Setup of nickel:
## ULA_LCD
module ULA_LCD(clk, rst, rs, rw, en, dados, SOMA, SUBT, MULT, IGUAL, A, B, sinalA, sinalB);
make LEC_CHECK=0 ABC_AREA=1 CAP_MARGIN=20 CORE_MARGIN=2 CORE_UTILIZATION=71 CTS_CLUSTER_DIAMETER=208 CTS_CLUSTER_SIZE=20 SLEW_MARGIN=20 finish   # period 63.4 ns
run.sh (not shown) runs the stock make flow with config.mk's settings and CLKGATE_MAP_FILE=.
Run status, nickel: aborted in 5_1_grt, error GRT-0116
Here is what was changed in the inputs of fjord compared with nickel.
- removing CTS_CLUSTER_DIAMETER (formerly 208)
- removing CTS_CLUSTER_SIZE (formerly 20)
- changing the clock period (ns, I/O delays scaled along) from 63.4 to 106.0
==> results <==
Across nickel and fjord, a clean result was obtained everywhere but in nickel. The flow ended early for nickel: it failed with a tool error in 5_1_grt. Reported for nickel and fjord, proportion of synthesized flip-flops having asynchronous set or reset turned out identical to the last digit. fjord -> nickel: sequential fraction of the synthesis area delta 0, exact match. Diff nickel -> fjord: total clock buffers created by CTS went up 8; compound-cell area share of the yosys netlist shows no meaningful change; cell resize tally after clock tree synthesis fell by 439; buffers inserted during post-CTS setup optimization down 826; instance area at placement shrank by 14%. fjord ends up with a cell total after placement that is 1403 lower than in nickel. nickel → fjord: worst setup timing slack at the placement stage picked up an extra 17.24 ns, last weighted congestion value of the routability-driven placer went down 11%, post-synthesis instance total barely changed.

* * *

== main ==
ULA_LCD again, from the RTL that the note above started with.
export LEC_CHECK = 0
export ABC_AREA = 1
export CAP_MARGIN = 20
export CORE_ASPECT_RATIO = 1.22
export CORE_MARGIN = 2
export CORE_UTILIZATION = 71
export CTS_CLUSTER_SIZE = 100
export PLACE_DENSITY = 0.4
export SLEW_MARGIN = 20
export TNS_END_PERCENT = 15
create_clock -name core_clock -period 56.9 [get_ports {clk}]
main never completed; the flow aborted with a tool error in global routing (5_1_grt).
The inputs of the feature branch differ from those of main as listed below.
# main
export LEC_CHECK = 0
export ABC_AREA = 1
export CAP_MARGIN = 20
export CORE_ASPECT_RATIO = 1.22
export CORE_MARGIN = 2
export CORE_UTILIZATION = 71
export CTS_CLUSTER_SIZE = 100
export PLACE_DENSITY = 0.4
export SLEW_MARGIN = 20
export TNS_END_PERCENT = 15
create_clock -name core_clock -period 56.9 [get_ports {clk}]
# the feature branch
export LEC_CHECK = 0
export CAP_MARGIN = 20
export CORE_MARGIN = 2
export CORE_UTILIZATION = 66
export SLEW_MARGIN = 20
create_clock -name core_clock -period 96.2 [get_ports {clk}]
[summary]
The feature branch has completed all stages; timing, DRC and antenna checks passed. Side by side, Yosys chip area turned out lower in the feature branch than in main. Number of rows in the core area: the feature branch vs main down about 11%. Chip area in the feature branch is 0.0038 mm2 lower than in main. Compared with main, synthesized cell count in the feature branch decreased by more than a quarter.

* * *

Starting RTL as in the previous note.
Design ULA_LCD, start of the top module:
module ULA_LCD(clk, rst, rs, rw, en, dados, SOMA, SUBT, MULT, IGUAL, A, B, sinalA, sinalB);
Settings: LEC_CHECK=0, CAP_MARGIN=5, CELL_PAD_IN_SITES_DETAIL_PLACEMENT=1, CELL_PAD_IN_SITES_GLOBAL_PLACEMENT=2, CORE_ASPECT_RATIO=1.88, CORE_MARGIN=2, CORE_UTILIZATION=28, MAX_ROUTING_LAYER=met5, MIN_ROUTING_LAYER=met1, PLACE_DENSITY_LB_ADDON=0.09, SETUP_SLACK_MARGIN=5.0, SLEW_MARGIN=5; clock period 178.0 ns.
Edit:
==> flow/config.mk (replaced) <==
export PLATFORM = sky130hd
export DESIGN_NAME = ULA_LCD
export DESIGN_NICKNAME = ULA_LCD
export VERILOG_FILES = /design/flow/design.v
export SDC_FILE = /design/flow/constraint.sdc
export NUM_CORES = 4
export LEC_CHECK = 0
export CAP_MARGIN = 15
export CORE_MARGIN = 2
export CORE_UTILIZATION = 70
export SLEW_MARGIN = 20
==> flow/constraint.sdc (replaced) <==
create_clock -name core_clock -period 89.4 [get_ports {clk}]
set_input_delay 17.8800 -clock core_clock [delete_from_list [all_inputs] [get_ports {clk}]]
set_output_delay 17.8800 -clock core_clock [all_outputs]
set_load 0.01 [all_outputs]
Outcome: Now the flow finished with setup timing left. Wire length falls by a quarter to a third. Hold slack gains 0.0053 ns. Utilization rises by 50 points. Cell count drops by roughly a tenth. Worst setup slack loses 52 ns. Area after synthesis is unchanged. Global-route usage came out higher by 18 points. Design area rises by a few percent. Register-to-register slack is worse by 72 ns. Clock-buffer cell count goes down by 9.
Edit:
--- a/flow/config.mk
+++ b/flow/config.mk
@@ -8 +8 @@
-export CAP_MARGIN = 15
+export CAP_MARGIN = 20
@@ -10 +10 @@
-export CORE_UTILIZATION = 70
+export CORE_UTILIZATION = 40
==> flow/constraint.sdc (replaced) <==
create_clock -name core_clock -period 114.0 [get_ports {clk}]
set_input_delay 22.8000 -clock core_clock [delete_from_list [all_inputs] [get_ports {clk}]]
set_output_delay 22.8000 -clock core_clock [all_outputs]
set_load 0.01 [all_outputs]
Result: With this change the flow passed the timing, design-rule and antenna checks; via count fell by about 10%; synthesized cell count does not change; non-clock buffer count fell by 509; setup slack gains 9.4 ns; synthesized area stays the same; count of clock-buffer cells in the layout rose by 12.
Edit:
--- a/flow/config.mk
+++ b/flow/config.mk
@@ -10 +10,2 @@
-export CORE_UTILIZATION = 40
+export CORE_UTILIZATION = 65
+export MAX_ROUTING_LAYER = met4
==> flow/constraint.sdc (replaced) <==
create_clock -name core_clock -period 90.9 [get_ports {clk}]
set_input_delay 18.1800 -clock core_clock [delete_from_list [all_inputs] [get_ports {clk}]]
set_output_delay 18.1800 -clock core_clock [all_outputs]
set_load 0.01 [all_outputs]
The changed run finished but failed the layout checks on setup timing; setup slack got worse by 8.6 ns; utilization rises by 32 points; worst hold slack improved by 0.0058 ns; global-route usage rises by 17 points; final area rises by 7.2%.
Edit:
--- a/flow/config.mk
+++ b/flow/config.mk
@@ -10,2 +10,2 @@
-export CORE_UTILIZATION = 65
-export MAX_ROUTING_LAYER = met4
+export CORE_UTILIZATION = 40
+export SETUP_SLACK_MARGIN = 5.0
==> flow/constraint.sdc (replaced) <==
create_clock -name core_clock -period 114.0 [get_ports {clk}]
set_input_delay 22.8000 -clock core_clock [delete_from_list [all_inputs] [get_ports {clk}]]
set_output_delay 22.8000 -clock core_clock [all_outputs]
set_load 0.01 [all_outputs]
What happened:
- The changed run completed with no timing, DRC or antenna violations
- die size went up by about 60%
- clock-buffer cell count climbs by 13
- final cell count climbs by about 3.6%
- via count goes down by about 9%
- worst setup slack improved by 12 ns
- hold slack degrades by 0.0058 ns
- routed wire length falls by about 5.5%
Edit:
--- a/flow/config.mk
+++ b/flow/config.mk
@@ -10,2 +10,2 @@
-export CORE_UTILIZATION = 40
-export SETUP_SLACK_MARGIN = 5.0
+export CORE_UTILIZATION = 72
+export CTS_CLUSTER_SIZE = 55
==> flow/constraint.sdc (replaced) <==
create_clock -name core_clock -period 75.7 [get_ports {clk}]
set_input_delay 15.1400 -clock core_clock [delete_from_list [all_inputs] [get_ports {clk}]]
set_output_delay 15.1400 -clock core_clock [all_outputs]
set_load 0.01 [all_outputs]
Effect: With this change the flow stopped in global routing (5_1_grt) with GRT-0116; synthesized cell count does not change; area after synthesis stays the same; die area came out lower by 44%.
